// cfs_aligner
  module cfs_aligner#(
    parameter ALGN_DATA_WIDTH = 32,
    parameter FIFO_DEPTH      = 8,
    localparam int unsigned APB_ADDR_WIDTH    = 16,
    localparam int unsigned APB_DATA_WIDTH    = 32,
    localparam int unsigned ALGN_OFFSET_WIDTH = ALGN_DATA_WIDTH <= 8 ? 1 : $clog2(ALGN_DATA_WIDTH/8),
    localparam int unsigned ALGN_SIZE_WIDTH   = $clog2(ALGN_DATA_WIDTH/8)+1
  ) (
    input wire clk,
    input wire reset_n,
    input wire[APB_ADDR_WIDTH-1:0]    paddr,
    input wire                        pwrite,
    input wire                        psel,
    input wire                        penable,
    input wire[APB_DATA_WIDTH-1:0]    pwdata,
    output wire                       pready,
    output reg[APB_DATA_WIDTH-1:0]    prdata,
    output reg                        pslverr,
    input                             md_rx_valid,
    input[ALGN_DATA_WIDTH-1:0]        md_rx_data,
    input[ALGN_OFFSET_WIDTH-1:0]      md_rx_offset,
    input[ALGN_SIZE_WIDTH-1:0]        md_rx_size,
    output reg                        md_rx_ready,
    output reg                        md_rx_err,
    output reg                        md_tx_valid,
    output reg[ALGN_DATA_WIDTH-1:0]   md_tx_data,
    output reg[ALGN_OFFSET_WIDTH-1:0] md_tx_offset,
    output reg[ALGN_SIZE_WIDTH-1:0]   md_tx_size,
    input                             md_tx_ready,
    input                             md_tx_err,
    output reg                        irq
  );
    localparam int unsigned STATUS_CNT_DROP_WIDTH = 8;
    cfs_aligner_core#(
      .APB_ADDR_WIDTH( APB_ADDR_WIDTH),
      .ALGN_DATA_WIDTH(ALGN_DATA_WIDTH),
      .FIFO_DEPTH(     FIFO_DEPTH),
      .CDC_RX_TO_REG(  0),
      .CDC_REG_TO_TX(  0)) core (
      .pclk        (clk),
      .preset_n    (reset_n),
      .paddr       (paddr),
      .pwrite      (pwrite),
      .psel        (psel),
      .penable     (penable),
      .pwdata      (pwdata),
      .pready      (pready),
  ...
clock: 4.84 ns
lec_check: 0
abc_area: 0
cap_margin: 10
cell_pad_in_sites_detail_placement: 0
core_margin: 2
core_utilization: 72
cts_cluster_diameter: 29
cts_cluster_size: 41
gpl_routability_driven: 1
gpl_timing_driven: 1
place_density: 0.66
setup_slack_margin: 1.4
slew_margin: 35
run.sh (not shown) runs the stock make flow with config.mk's settings and CLKGATE_MAP_FILE=.
The starting point ended with an error in 5_1_grt.
Rerun with:
ABC_AREA = default   (was 0)
CAP_MARGIN = 20   (was 10)
CELL_PAD_IN_SITES_DETAIL_PLACEMENT = default   (was 0)
CTS_CLUSTER_DIAMETER = default   (was 29)
CTS_CLUSTER_SIZE = 48   (was 41)
GPL_ROUTABILITY_DRIVEN = default   (was 1)
GPL_TIMING_DRIVEN = default   (was 1)
PLACE_DENSITY = default   (was 0.66)
SETUP_SLACK_MARGIN = -0.35   (was 1.4)
SLEW_MARGIN = 20   (was 35)
What happened:
- With this change the flow completed, yet does not pass: setup timing
- die size is unchanged
- synthesized area is unchanged
- synthesized cell count is unchanged
Rerun with:
CAP_MARGIN = 15   (was 20)
CORE_UTILIZATION = 70   (was 72)
CTS_CLUSTER_SIZE = 37   (was 48)
SETUP_SLACK_MARGIN = 0.71   (was -0.35)
The changed run finished with setup timing left.
Wire length climbs by a little under a tenth.
Hold slack degrades by 0.034 ns.
Rerun with:
ABC_AREA = 0   (was default)
CAP_MARGIN = 10   (was 15)
CELL_PAD_IN_SITES_DETAIL_PLACEMENT = 0   (was default)
CORE_UTILIZATION = 72   (was 70)
CTS_CLUSTER_DIAMETER = 29   (was default)
CTS_CLUSTER_SIZE = 41   (was 37)
GPL_ROUTABILITY_DRIVEN = 1   (was default)
GPL_TIMING_DRIVEN = 1   (was default)
PLACE_DENSITY = 0.66   (was default)
SETUP_SLACK_MARGIN = 1.42   (was 0.71)
SLEW_MARGIN = 35   (was 20)
The changed run failed in 5_1_grt on GRT-0232.
Synthesized cell count stays the same.
Die area falls by 2.7%.
Synthesized area does not change.

--- another note on this design; it stands on its own ---

==> flow/design.v (excerpt) <==
  module cfs_aligner#(
    parameter ALGN_DATA_WIDTH = 32,
    parameter FIFO_DEPTH      = 8,
    localparam int unsigned APB_ADDR_WIDTH    = 16,
    localparam int unsigned APB_DATA_WIDTH    = 32,
    localparam int unsigned ALGN_OFFSET_WIDTH = ALGN_DATA_WIDTH <= 8 ? 1 : $clog2(ALGN_DATA_WIDTH/8),
    localparam int unsigned ALGN_SIZE_WIDTH   = $clog2(ALGN_DATA_WIDTH/8)+1
  ) (
    input wire clk,
    input wire reset_n,
    input wire[APB_ADDR_WIDTH-1:0]    paddr,
    input wire                        pwrite,
    input wire                        psel,
    input wire                        penable,
    input wire[APB_DATA_WIDTH-1:0]    pwdata,
    output wire                       pready,
    output reg[APB_DATA_WIDTH-1:0]    prdata,
    output reg                        pslverr,
    input                             md_rx_valid,
    input[ALGN_DATA_WIDTH-1:0]        md_rx_data,
    input[ALGN_OFFSET_WIDTH-1:0]      md_rx_offset,
    input[ALGN_SIZE_WIDTH-1:0]        md_rx_size,
    output reg                        md_rx_ready,
    output reg                        md_rx_err,
    output reg                        md_tx_valid,
    output reg[ALGN_DATA_WIDTH-1:0]   md_tx_data,
    output reg[ALGN_OFFSET_WIDTH-1:0] md_tx_offset,
    output reg[ALGN_SIZE_WIDTH-1:0]   md_tx_size,
    input                             md_tx_ready,
    input                             md_tx_err,
    output reg                        irq
  );
For scale: about 2800 cells after synthesis, roughly 750 flip-flops, about 35000 um^2 of cells after synthesis.
clock: 13.9 ns
lec_check: 0
abc_area: 0
cap_margin: 35
cell_pad_in_sites_global_placement: 2
core_aspect_ratio: 0.66
core_margin: 2
core_utilization: 33
hold_slack_margin: 0.02
max_routing_layer: met5
min_routing_layer: met2
place_density_lb_addon: 0.13
slew_margin: 20
tns_end_percent: 50
run.sh (not shown) runs the stock make flow with config.mk's settings and CLKGATE_MAP_FILE=.
The starting point finished clean.
Next try:
- ABC_AREA: 0 -> not set
- CAP_MARGIN: 35 -> 20
- CELL_PAD_IN_SITES_GLOBAL_PLACEMENT: 2 -> not set
- CORE_ASPECT_RATIO: 0.66 -> not set
- CORE_UTILIZATION: 33 -> 72
- CTS_CLUSTER_SIZE: not set -> 49
- HOLD_SLACK_MARGIN: 0.02 -> not set
- MAX_ROUTING_LAYER: met5 -> not set
- MIN_ROUTING_LAYER: met2 -> not set
- PLACE_DENSITY_LB_ADDON: 0.13 -> not set
- SETUP_SLACK_MARGIN: not set -> 1.14
- TNS_END_PERCENT: 50 -> not set
- clock period: 13.9 -> 4.98 ns (I/O delays scaled with it)
=> The changed run reached the layout checks and failed them: setup timing; wire length is higher by 7.0%; setup slack gets worse by 3.7 ns; design area rises by 5.8%; via count goes down by 7.6%; utilization came out higher by 51 points; worst hold slack got worse by 0.14 ns.
